== north ==
==> flow/design.v <==
`timescale 1ns / 1ps
module IDP_encoder_42(   
    input wire[29 - 1 : 0] datain,     
    input wire clock,
    output reg[41:0] codeout     
    );
    reg [3:0] code_reg;
    wire [41 - 4 : 0] code_wire;     
    reg [27 - 1 : 0] r_msb;    
    always @(datain) begin       
        if(datain < 102334155) begin   
            code_reg[3:0] = 4'b0000;
            r_msb = datain; 
        end
        else if( (datain >= 102334155) && (datain < 165580141) ) begin
            code_reg[3:0] = 4'b0001;
            r_msb = datain - 63245986; 
        end
        else if( (datain >= 165580141) && (datain < 267914296) ) begin
            code_reg[3:0] = 4'b1000;
            r_msb = datain - 165580141; 
        end
        else if( (datain >= 267914296) && (datain < (165580141 * 2)) ) begin
            code_reg[3:0] = 4'b1001;
            r_msb = datain - 63245986 - 165580141; 
        end
        else if( (datain >= (165580141 * 2)) && (datain < 433494437) ) begin
            code_reg[3:0] = 4'b0011;
            r_msb = datain - 63245986 - 267914296; 
        end
        else if( (datain >= 433494437) && (datain < (267914296 * 2)) ) begin
            code_reg[3:0] = 4'b1100;
            r_msb = datain - 267914296 - 165580141; 
        end
        else if( (datain >= (267914296 * 2)) && (datain < (267914296 * 2 + 63245986)) ) begin
            code_reg[3:0] = 4'b0110;
            r_msb = datain - (267914296 * 2); 
        end
        else if( (datain >= (267914296 * 2 + 63245986)) && (datain < 701408733) ) begin
            code_reg[3:0] = 4'b0111;
            r_msb = datain - (267914296 * 2) - 63245986; 
        end
        else if( (datain >= 701408733) && (datain < (701408733 + 63245986)) ) begin
            code_reg[3:0] = 4'b1110;
            r_msb = datain - (267914296 * 2) - 165580141; 
        end
        else begin
            code_reg[3:0] = 4'b1111;
            r_msb = datain - (267914296 * 2) - 165580141 - 63245986; 
        end
    end
    wire [26 - 1 : 0] r37;
    wire [26 - 1 : 0] r36;
    wire [25 - 1 : 0] r35;
    wire [24 - 1 : 0] r34;
    wire [24 - 1 : 0] r33;
    wire [23 - 1 : 0] r32;
    wire [22 - 1 : 0] r31;
    wire [22 - 1 : 0] r30;
    wire [21 - 1 : 0] r29;
    wire [20 - 1 : 0] r28;
    wire [19 - 1 : 0] r27;
    wire [19 - 1 : 0] r26;
    wire [18 - 1 : 0] r25;
    wire [17 - 1 : 0] r24;
    wire [17 - 1 : 0] r23;
    wire [16 - 1 : 0] r22;
    wire [15 - 1 : 0] r21;
    wire [15 - 1 : 0] r20;
    wire [14 - 1 : 0] r19;
    wire [13 - 1 : 0] r18;
    wire [13 - 1 : 0] r17;
    wire [12 - 1 : 0] r16;
    wire [11 - 1 : 0] r15;
    wire [10 - 1 : 0] r14;
    wire [10 - 1 : 0] r13;
    wire [9 - 1 : 0] r12;
    wire [8 - 1 : 0] r11;
    wire [8 - 1 : 0] r10;
    wire [7 - 1 : 0] r09;
    wire [6 - 1 : 0] r08;
    wire [6 - 1 : 0] r07;
    wire [5 - 1 : 0] r06;
    wire [4 - 1 : 0] r05;
    wire [3 - 1 : 0] r04;
    wire [3 - 1 : 0] r03;
    wire [2 - 1 : 0] r02;
    wire [1 - 1 : 0] r01;
    assign r37 = (code_wire[37] == 0) ? (r_msb) : (r_msb - 39088169);
    assign r36 = (code_wire[36] == 0) ? (r37) : (r37 - 24157817);
    assign r35 = (code_wire[35] == 0) ? (r36) : (r36 - 14930352);
    assign r34 = (code_wire[34] == 0) ? (r35) : (r35 - 9227465);
    assign r33 = (code_wire[33] == 0) ? (r34) : (r34 - 5702887);
    assign r32 = (code_wire[32] == 0) ? (r33) : (r33 - 3524578);
    assign r31 = (code_wire[31] == 0) ? (r32) : (r32 - 2178309);
    assign r30 = (code_wire[30] == 0) ? (r31) : (r31 - 1346269);
    assign r29 = (code_wire[29] == 0) ? (r30) : (r30 - 832040);
    assign r28 = (code_wire[28] == 0) ? (r29) : (r29 - 514229);
    assign r27 = (code_wire[27] == 0) ? (r28) : (r28 - 317811);
    assign r26 = (code_wire[26] == 0) ? (r27) : (r27 - 196418);
    assign r25 = (code_wire[25] == 0) ? (r26) : (r26 - 121393);
    assign r24 = (code_wire[24] == 0) ? (r25) : (r25 - 75025);
    assign r23 = (code_wire[23] == 0) ? (r24) : (r24 - 46368);
    assign r22 = (code_wire[22] == 0) ? (r23) : (r23 - 28657);
    assign r21 = (code_wire[21] == 0) ? (r22) : (r22 - 17711);
    assign r20 = (code_wire[20] == 0) ? (r21) : (r21 - 10946);
    assign r19 = (code_wire[19] == 0) ? (r20) : (r20 - 6765);
    assign r18 = (code_wire[18] == 0) ? (r19) : (r19 - 4181);
    assign r17 = (code_wire[17] == 0) ? (r18) : (r18 - 2584);
    assign r16 = (code_wire[16] == 0) ? (r17) : (r17 - 1597);
    assign r15 = (code_wire[15] == 0) ? (r16) : (r16 - 987);
    assign r14 = (code_wire[14] == 0) ? (r15) : (r15 - 610);
    assign r13 = (code_wire[13] == 0) ? (r14) : (r14 - 377);
    assign r12 = (code_wire[12] == 0) ? (r13) : (r13 - 233);
    assign r11 = (code_wire[11] == 0) ? (r12) : (r12 - 144);
    assign r10 = (code_wire[10] == 0) ? (r11) : (r11 - 89);
    assign r09 = (code_wire[09] == 0) ? (r10) : (r10 - 55);
    assign r08 = (code_wire[08] == 0) ? (r09) : (r09 - 34);
    assign r07 = (code_wire[07] == 0) ? (r08) : (r08 - 21);
    assign r06 = (code_wire[06] == 0) ? (r07) : (r07 - 13);
    assign r05 = (code_wire[05] == 0) ? (r06) : (r06 - 8);
    assign r04 = (code_wire[04] == 0) ? (r05) : (r05 - 5);
    assign r03 = (code_wire[03] == 0) ? (r04) : (r04 - 3);
    assign r02 = (code_wire[02] == 0) ? (r03) : (r03 - 2);
    assign r01 = (code_wire[01] == 0) ? (r02) : (r02 - 1);
    assign code_wire[37] = (r_msb < 39088169) ? (0) : ( (r_msb >= 63245986) ? (1) : (code_reg[0]) );
    assign code_wire[36] = (r37 < 24157817) ? (0) : ( (r37 >= 39088169) ? (1) : (code_wire[37]) );
    assign code_wire[35] = (r36 < 14930352) ? (0) : ( (r36 >= 24157817) ? (1) : (code_wire[36]) );
    assign code_wire[34] = (r35 < 9227465) ? (0) : ( (r35 >= 14930352) ? (1) : (code_wire[35]) );
    assign code_wire[33] = (r34 < 5702887) ? (0) : ( (r34 >= 9227465) ? (1) : (code_wire[34]) );
    assign code_wire[32] = (r33 < 3524578) ? (0) : ( (r33 >= 5702887) ? (1) : (code_wire[33]) );
    assign code_wire[31] = (r32 < 2178309) ? (0) : ( (r32 >= 3524578) ? (1) : (code_wire[32]) );
    assign code_wire[30] = (r31 < 1346269) ? (0) : ( (r31 >= 2178309) ? (1) : (code_wire[31]) );
    assign code_wire[29] = (r30 < 832040) ? (0) : ( (r30 >= 1346269) ? (1) : (code_wire[30]) );
    assign code_wire[28] = (r29 < 514229) ? (0) : ( (r29 >= 832040) ? (1) : (code_wire[29]) );
    assign code_wire[27] = (r28 < 317811) ? (0) : ( (r28 >= 514229) ? (1) : (code_wire[28]) );
    assign code_wire[26] = (r27 < 196418) ? (0) : ( (r27 >= 317811) ? (1) : (code_wire[27]) );
    assign code_wire[25] = (r26 < 121393) ? (0) : ( (r26 >= 196418) ? (1) : (code_wire[26]) );
    assign code_wire[24] = (r25 < 75025) ? (0) : ( (r25 >= 121393) ? (1) : (code_wire[25]) );
    assign code_wire[23] = (r24 < 46368) ? (0) : ( (r24 >= 75025) ? (1) : (code_wire[24]) );
    assign code_wire[22] = (r23 < 28657) ? (0) : ( (r23 >= 46368) ? (1) : (code_wire[23]) );
    assign code_wire[21] = (r22 < 17711) ? (0) : ( (r22 >= 28657) ? (1) : (code_wire[22]) );
    assign code_wire[20] = (r21 < 10946) ? (0) : ( (r21 >= 17711) ? (1) : (code_wire[21]) );
    assign code_wire[19] = (r20 < 6765) ? (0) : ( (r20 >= 10946) ? (1) : (code_wire[20]) );
    assign code_wire[18] = (r19 < 4181) ? (0) : ( (r19 >= 6765) ? (1) : (code_wire[19]) );
    assign code_wire[17] = (r18 < 2584) ? (0) : ( (r18 >= 4181) ? (1) : (code_wire[18]) );
    assign code_wire[16] = (r17 < 1597) ? (0) : ( (r17 >= 2584) ? (1) : (code_wire[17]) );
    assign code_wire[15] = (r16 < 987) ? (0) : ( (r16 >= 1597) ? (1) : (code_wire[16]) );
    assign code_wire[14] = (r15 < 610) ? (0) : ( (r15 >= 987) ? (1) : (code_wire[15]) );
    assign code_wire[13] = (r14 < 377) ? (0) : ( (r14 >= 610) ? (1) : (code_wire[14]) );
    assign code_wire[12] = (r13 < 233) ? (0) : ( (r13 >= 377) ? (1) : (code_wire[13]) );
    assign code_wire[11] = (r12 < 144) ? (0) : ( (r12 >= 233) ? (1) : (code_wire[12]) );
    assign code_wire[10] = (r11 < 89) ? (0) : ( (r11 >= 144) ? (1) : (code_wire[11]) );
    assign code_wire[9] = (r10 < 55) ? (0) : ( (r10 >= 89) ? (1) : (code_wire[10]) );
    assign code_wire[8] = (r09 < 34) ? (0) : ( (r09 >= 55) ? (1) : (code_wire[9]) );
    assign code_wire[7] = (r08 < 21) ? (0) : ( (r08 >= 34) ? (1) : (code_wire[8]) );
    assign code_wire[6] = (r07 < 13) ? (0) : ( (r07 >= 21) ? (1) : (code_wire[7]) );
    assign code_wire[5] = (r06 < 8) ? (0) : ( (r06 >= 13) ? (1) : (code_wire[6]) );
    assign code_wire[4] = (r05 < 5) ? (0) : ( (r05 >= 8) ? (1) : (code_wire[5]) );
    assign code_wire[3] = (r04 < 3) ? (0) : ( (r04 >= 5) ? (1) : (code_wire[4]) );
    assign code_wire[2] = (r03 < 2) ? (0) : ( (r03 >= 3) ? (1) : (code_wire[3]) );
    assign code_wire[1] = (r02 < 1) ? (0) : ( (r02 >= 2) ? (1) : (code_wire[2]) );
    assign code_wire[0] = r01;
    always @(posedge clock) begin
        codeout[41 - 4 : 0] <= code_wire;
        codeout[41 : 41 - 3] <= code_reg;
    end
endmodule
==> flow/config.mk <==
export PLATFORM = sky130hd
export DESIGN_NAME = IDP_encoder_42
export DESIGN_NICKNAME = IDP_encoder_42
export VERILOG_FILES = /design/flow/design.v
export SDC_FILE = /design/flow/constraint.sdc
export NUM_CORES = 4
export LEC_CHECK = 0
export ABC_AREA = 0
export CAP_MARGIN = 25
export CELL_PAD_IN_SITES_DETAIL_PLACEMENT = 1
export CORE_MARGIN = 2
export CORE_UTILIZATION = 69
export CTS_CLUSTER_DIAMETER = 311
export CTS_CLUSTER_SIZE = 10
export MIN_ROUTING_LAYER = met1
export PLACE_DENSITY_LB_ADDON = 0.11
export SETUP_SLACK_MARGIN = 5.0
export SLEW_MARGIN = 25
export TNS_END_PERCENT = 15
==> flow/constraint.sdc <==
create_clock -name core_clock -period 69.9 [get_ports {clock}]
set_input_delay 13.9800 -clock core_clock [delete_from_list [all_inputs] [get_ports {clock}]]
set_output_delay 13.9800 -clock core_clock [all_outputs]
set_load 0.01 [all_outputs]
run.sh (not shown) runs the stock make flow with config.mk's settings and CLKGATE_MAP_FILE=.
Run status, north: aborted in detailed placement (3_5_place_dp), error DPL-0033
What south does differently from north at the input level:
- a change of CAP_MARGIN from 25 to 20
- a deleted TNS_END_PERCENT that had been 15
- a deleted MIN_ROUTING_LAYER that had been met1
- a change of CORE_UTILIZATION from 69 to 40
- a change of SLEW_MARGIN from 25 to 20
- a deleted ABC_AREA that had been 0
- a deleted PLACE_DENSITY_LB_ADDON that had been 0.11
- a deleted SETUP_SLACK_MARGIN that had been 5.0
- a change of CTS_CLUSTER_DIAMETER from 311 to 60
- a deleted CELL_PAD_IN_SITES_DETAIL_PLACEMENT that had been 1
- a change of the clock period (ns, I/O delays scaled along) from 69.9 to 70.0
[summary]
south finished every stage and its layout cleared the timing, DRC and antenna checks.
Changes observed in south relative to north: number of buffers added on ports closely matched the old numbers; register bit count reported by yosys closely matched the old numbers.
Simple-gate portion of the synthesized area: north vs south identical
